## top
module top (
  input  logic        clk,
  input  logic        rst_n,
  input  logic [15:0] setpoint,
  input  logic [15:0] feedback,
  input  logic [15:0] Kp,
  input  logic [15:0] Ki,
  input  logic [15:0] Kd,
  input  logic [15:0] clk_prescaler,
  output logic [15:0] control_signal
);
Settings: LEC_CHECK=0, ABC_AREA=1, CAP_MARGIN=20, CORE_MARGIN=2, CORE_UTILIZATION=65, CTS_CLUSTER_DIAMETER=375, CTS_CLUSTER_SIZE=100, SLEW_MARGIN=20, TNS_END_PERCENT=10; clock period 7.44 ns.
run.sh (not shown) runs the stock make flow with config.mk's settings and CLKGATE_MAP_FILE=.
The baseline reached the layout checks and failed them: negative setup slack.
Change:
ABC_AREA = unset   (was 1)
CORE_UTILIZATION = 59   (was 65)
CTS_CLUSTER_DIAMETER = unset   (was 375)
CTS_CLUSTER_SIZE = unset   (was 100)
TNS_END_PERCENT = unset   (was 10)
clock period = 12.2 ns   (was 7.44 ns; I/O delays follow)
What happened:
- With this change the flow went through all stages and came out clean
- synthesized area falls by a few percent
- routed wire length came out lower by a quarter to a third
- die size grows by a few percent
- setup slack gets better by 2.4 ns
- global-route usage drops by 10 points
- cell area went down by roughly a tenth
- first-iteration DRC count fell by well over a third
- clock-buffer cell count came out higher by 1
- utilization fell by 15 points
Change:
CORE_UTILIZATION = 13   (was 59)
clock period = 13.6 ns   (was 12.2 ns; I/O delays follow)
What happened:
- via count falls by 2.9%
- setup slack gets better by 0.19 ns
- clock-buffer cell count shrinks by 1
- clock skew came out higher by 0.011 ns
- sequential cell count stays the same
- die area rose to 4.4 times its value
- global-route usage goes down by 21 points
- non-clock buffer count fell by 38
Change:
CORE_UTILIZATION = 61   (was 13)
CTS_CLUSTER_SIZE = 100   (was unset)
Fmax grows by 0.77%.
Global-route usage is higher by 22 points.
Clock skew is lower by 0.010 ns.
Wire length decreases by about 20%.
Design area shrinks by 9.2%.
Core utilization rose by 54 points.
Non-clock buffer count fell by 13.
Via count came out higher by about 1%.
Change:
ABC_AREA = 1   (was unset)
CAP_MARGIN = 10   (was 20)
CELL_PAD_IN_SITES_DETAIL_PLACEMENT = 2   (was unset)
CORE_ASPECT_RATIO = 0.73   (was unset)
CORE_MARGIN = 7   (was 2)
CORE_UTILIZATION = 40   (was 61)
CTS_CLUSTER_SIZE = 82   (was 100)
GPL_ROUTABILITY_DRIVEN = 0   (was unset)
GPL_TIMING_DRIVEN = 0   (was unset)
MAX_ROUTING_LAYER = met4   (was unset)
MIN_ROUTING_LAYER = met2   (was unset)
The changed run never finished: it broke off in global routing (5_1_grt), error GRT-0116.
Area after synthesis rises by 6.0%.
Synthesized cell count rises by 30%.
Die area went up by 76%.

* * *

top again, from the RTL that the note above started with.
==> flow/design.v (excerpt) <==
module top (
  input  logic        clk,
  input  logic        rst_n,
  input  logic [15:0] setpoint,
  input  logic [15:0] feedback,
  input  logic [15:0] Kp,
  input  logic [15:0] Ki,
  input  logic [15:0] Kd,
  input  logic [15:0] clk_prescaler,
  output logic [15:0] control_signal
);
==> flow/config.mk <==
export PLATFORM = sky130hd
export DESIGN_NAME = top
export DESIGN_NICKNAME = top
export VERILOG_FILES = /design/flow/design.v
export SDC_FILE = /design/flow/constraint.sdc
export NUM_CORES = 4
export LEC_CHECK = 0
export CAP_MARGIN = 20
export CELL_PAD_IN_SITES_DETAIL_PLACEMENT = 0
export CELL_PAD_IN_SITES_GLOBAL_PLACEMENT = 0
export CORE_MARGIN = 2
export CORE_UTILIZATION = 72
export CTS_CLUSTER_DIAMETER = 29
export CTS_CLUSTER_SIZE = 37
export GPL_ROUTABILITY_DRIVEN = 1
export MIN_ROUTING_LAYER = met1
export PLACE_DENSITY_LB_ADDON = 0.16
export SETUP_SLACK_MARGIN = 1.97
export SLEW_MARGIN = 10
export TNS_END_PERCENT = 5
==> flow/constraint.sdc <==
create_clock -name core_clock -period 6.75 [get_ports {clk}]
set_input_delay 1.3500 -clock core_clock [delete_from_list [all_inputs] [get_ports {clk}]]
set_output_delay 1.3500 -clock core_clock [all_outputs]
set_load 0.01 [all_outputs]
The baseline ran to the end with violations: negative setup slack.
Rerun with:
- CELL_PAD_IN_SITES_DETAIL_PLACEMENT: 0 -> default
- CELL_PAD_IN_SITES_GLOBAL_PLACEMENT: 0 -> default
- CTS_CLUSTER_DIAMETER: 29 -> default
- CTS_CLUSTER_SIZE: 37 -> 88
- GPL_ROUTABILITY_DRIVEN: 1 -> default
- MIN_ROUTING_LAYER: met1 -> default
- PLACE_DENSITY_LB_ADDON: 0.16 -> 0.03
- SETUP_SLACK_MARGIN: 1.97 -> default
- SLEW_MARGIN: 10 -> 20
- clock period: 6.75 -> 10.2 ns (I/O delays scaled with it)
The changed run completed, yet does not pass: negative setup slack.
Global-route usage decreases by 8.6 points.
First-iteration DRC count decreases by 52%.
Final area decreases by 5.3%.
Final cell count decreases by 4.2%.
Area after synthesis does not change.
Via count decreases by 12%.
Wire length decreases by 23%.
Rerun with:
- CORE_UTILIZATION: 72 -> 40
- CTS_CLUSTER_SIZE: 88 -> default
- PLACE_DENSITY_LB_ADDON: 0.03 -> default
- TNS_END_PERCENT: 5 -> default
- clock period: 10.2 -> 12.2 ns (I/O delays scaled with it)
Effect: With this change the flow finished with timing, DRC and antenna clean; area after synthesis does not change; core utilization went down by 39 points; die size came out higher by 78%; cell area went down by 1.7%; global-route usage goes down by 17 points; synthesized cell count does not change; non-clock buffer count is lower by 32; clock-buffer cell count fell by 1.

* * *

Setup of alpha:
Starting RTL as in the previous note.
make LEC_CHECK=0 CAP_MARGIN=20 CORE_MARGIN=2 CORE_UTILIZATION=72 CTS_CLUSTER_SIZE=22 PLACE_DENSITY=0.76 SETUP_SLACK_MARGIN=-0.6 SLEW_MARGIN=20 TNS_END_PERCENT=5 finish   # period 9.96 ns
alpha had finished all stages when the layout checks came back failing, citing setup timing.
Setup changes, alpha to beta
diff --git a/flow/config.mk b/flow/config.mk
--- a/flow/config.mk
+++ b/flow/config.mk
@@ -10,6 +10,4 @@
 export CORE_UTILIZATION = 72
-export CTS_CLUSTER_SIZE = 22
-export PLACE_DENSITY = 0.76
-export SETUP_SLACK_MARGIN = -0.6
+export PLACE_DENSITY_LB_ADDON = 0.25
+export SETUP_SLACK_MARGIN = 2.3
 export SLEW_MARGIN = 20
-export TNS_END_PERCENT = 5
==> flow/constraint.sdc <==
create_clock -name core_clock -period 12.6 [get_ports {clk}]
set_input_delay 2.5200 -clock core_clock [delete_from_list [all_inputs] [get_ports {clk}]]
set_output_delay 2.5200 -clock core_clock [all_outputs]
set_load 0.01 [all_outputs]
--- outcome ---
beta finished every step from synthesis to the final layout, and the layout passed the timing, DRC and antenna checks.
Compared with alpha, in beta smallest setup slack after layout moved up, synthesis-to-finish area growth moved down, multi-input logic portion of the cell area moved up.
beta ended up with met4 as its uppermost metal layer occupied by signal nets; alpha ended up with met5.
Here is what was changed in the inputs of gamma compared with beta.
diff --git a/flow/config.mk b/flow/config.mk
--- a/flow/config.mk
+++ b/flow/config.mk
@@ -9,5 +9,3 @@
 export CORE_MARGIN = 2
-export CORE_UTILIZATION = 72
-export PLACE_DENSITY_LB_ADDON = 0.25
-export SETUP_SLACK_MARGIN = 2.3
+export CORE_UTILIZATION = 40
 export SLEW_MARGIN = 20
==> flow/constraint.sdc <==
create_clock -name core_clock -period 8.22 [get_ports {clk}]
set_input_delay 1.6440 -clock core_clock [delete_from_list [all_inputs] [get_ports {clk}]]
set_output_delay 1.6440 -clock core_clock [all_outputs]
set_load 0.01 [all_outputs]
Results
gamma: all stages done; final checks FAILED (setup timing).
Least setup slack across all paths after layout (lower): gamma
~same final worst hold slack in gamma and beta
In the metrics for gamma and beta, the one carrying the lower standard cell area after detailed placement is beta.
Core utilization: higher on beta
gamma ended up with a higher share of the clock period used by the worst path than beta did.

* * *

The RTL this note starts from:
==> flow/design.v <==
`timescale 1ns / 1ps
module pid_controller(
    input  logic        clk,
    input  logic        rst_n,
    input  logic [15:0] setpoint,
    input  logic [15:0] feedback,
    input  logic [15:0] Kp,
    input  logic [15:0] Ki,
    input  logic [15:0] Kd,
    input  logic [15:0] clk_prescaler,
    output logic [15:0] control_signal
);
    logic signed [16:0]  error_s;         
    logic signed [16:0]  prev_error_s;
    logic signed [31:0]  integral_s;      
    logic signed [31:0]  derivative_s;
    logic [15:0] clk_divider;
    logic        sampling_flag;
    logic signed [31:0] kp_mul, ki_mul;
    logic signed [31:0] kd_mul;
    logic signed [31:0] control_calc;
    always_ff @(posedge clk or negedge rst_n) begin
        if (!rst_n) begin
            clk_divider    <= 16'h0000;
            sampling_flag  <= 1'b0;
        end else if (clk_divider == clk_prescaler) begin
            clk_divider    <= 16'h0000;
            sampling_flag  <= 1'b1;
        end else begin
            clk_divider    <= clk_divider + 16'd1;
            sampling_flag  <= 1'b0;
        end
    end
    always_comb begin
        error_s = $signed({1'b0, setpoint}) - $signed({1'b0, feedback});
        kp_mul = $signed({1'b0, Kp}) * error_s;
        ki_mul = $signed({1'b0, Ki}) * error_s;
        kd_mul = $signed({1'b0, Kd}) * (error_s - prev_error_s);
        control_calc = kp_mul + integral_s + kd_mul;
    end
    always_ff @(posedge clk or negedge rst_n) begin
        if (!rst_n) begin
            prev_error_s   <= '0;
            integral_s     <= '0;
            derivative_s   <= '0;
            control_signal <= 16'h0000;
        end else if (sampling_flag) begin
            integral_s   <= integral_s + ki_mul;
            derivative_s <= kd_mul;
            control_signal <= control_calc[15:0];
            prev_error_s <= error_s;
        end
    end
endmodule
`timescale 1ns/1ps
module top (
  input  logic        clk,
  input  logic        rst_n,
  input  logic [15:0] setpoint,
  input  logic [15:0] feedback,
  input  logic [15:0] Kp,
  input  logic [15:0] Ki,
  input  logic [15:0] Kd,
  input  logic [15:0] clk_prescaler,
  output logic [15:0] control_signal
);
  pid_controller u_dut (
    .clk(clk),
    .rst_n(rst_n),
    .setpoint(setpoint),
    .feedback(feedback),
    .Kp(Kp),
    .Ki(Ki),
    .Kd(Kd),
    .clk_prescaler(clk_prescaler),
    .control_signal(control_signal)
  );
endmodule
Settings: LEC_CHECK=0, ABC_AREA=1, CAP_MARGIN=20, CORE_ASPECT_RATIO=0.5, CORE_MARGIN=2, CORE_UTILIZATION=69, CTS_CLUSTER_DIAMETER=375, CTS_CLUSTER_SIZE=100, PLACE_DENSITY=0.37, SLEW_MARGIN=20, TNS_END_PERCENT=10; clock period 7.44 ns.
The starting point finished with negative setup slack left.
Next try:
- CORE_ASPECT_RATIO: 0.5 -> default
- CORE_UTILIZATION: 69 -> 72
- CTS_CLUSTER_SIZE: 100 -> 99
- PLACE_DENSITY: 0.37 -> 0.4
- TNS_END_PERCENT: 10 -> default
- clock period: 7.44 -> 3.57 ns (I/O delays scaled with it)
=>
- The changed run stopped in 4_1_cts with DPL-0033
- synthesized cell count is unchanged
- synthesized area stays the same
- die area goes down by 4.3%
Next try:
- CORE_UTILIZATION: 72 -> 69
- TNS_END_PERCENT: default -> 10
- clock period: 3.57 -> 2.65 ns (I/O delays scaled with it)
The new run ran to the end with violations: negative setup slack; die size grows by a few percent; synthesized area is unchanged; synthesized cell count does not change.
Next try:
- CORE_UTILIZATION: 69 -> 72
- PLACE_DENSITY: 0.4 -> 0.8
- TNS_END_PERCENT: 10 -> default
- clock period: 2.65 -> 3.57 ns (I/O delays scaled with it)
Outcome: The new run never finished: it broke off in 4_1_cts (DPL-0033); die area is lower by about 4%; synthesized cell count is unchanged; area after synthesis stays the same.
Next try:
- ABC_AREA: 1 -> default
- CORE_UTILIZATION: 72 -> 65
- CTS_CLUSTER_DIAMETER: 375 -> default
- CTS_CLUSTER_SIZE: 99 -> default
- PLACE_DENSITY: 0.8 -> default
- TNS_END_PERCENT: default -> 5
- clock period: 3.57 -> 10.2 ns (I/O delays scaled with it)
This time the run ran to the end with violations: negative setup slack.
Die area goes up by 4.3%.
Synthesized cell count goes down by 23%.
Synthesized area goes down by 5.7%.
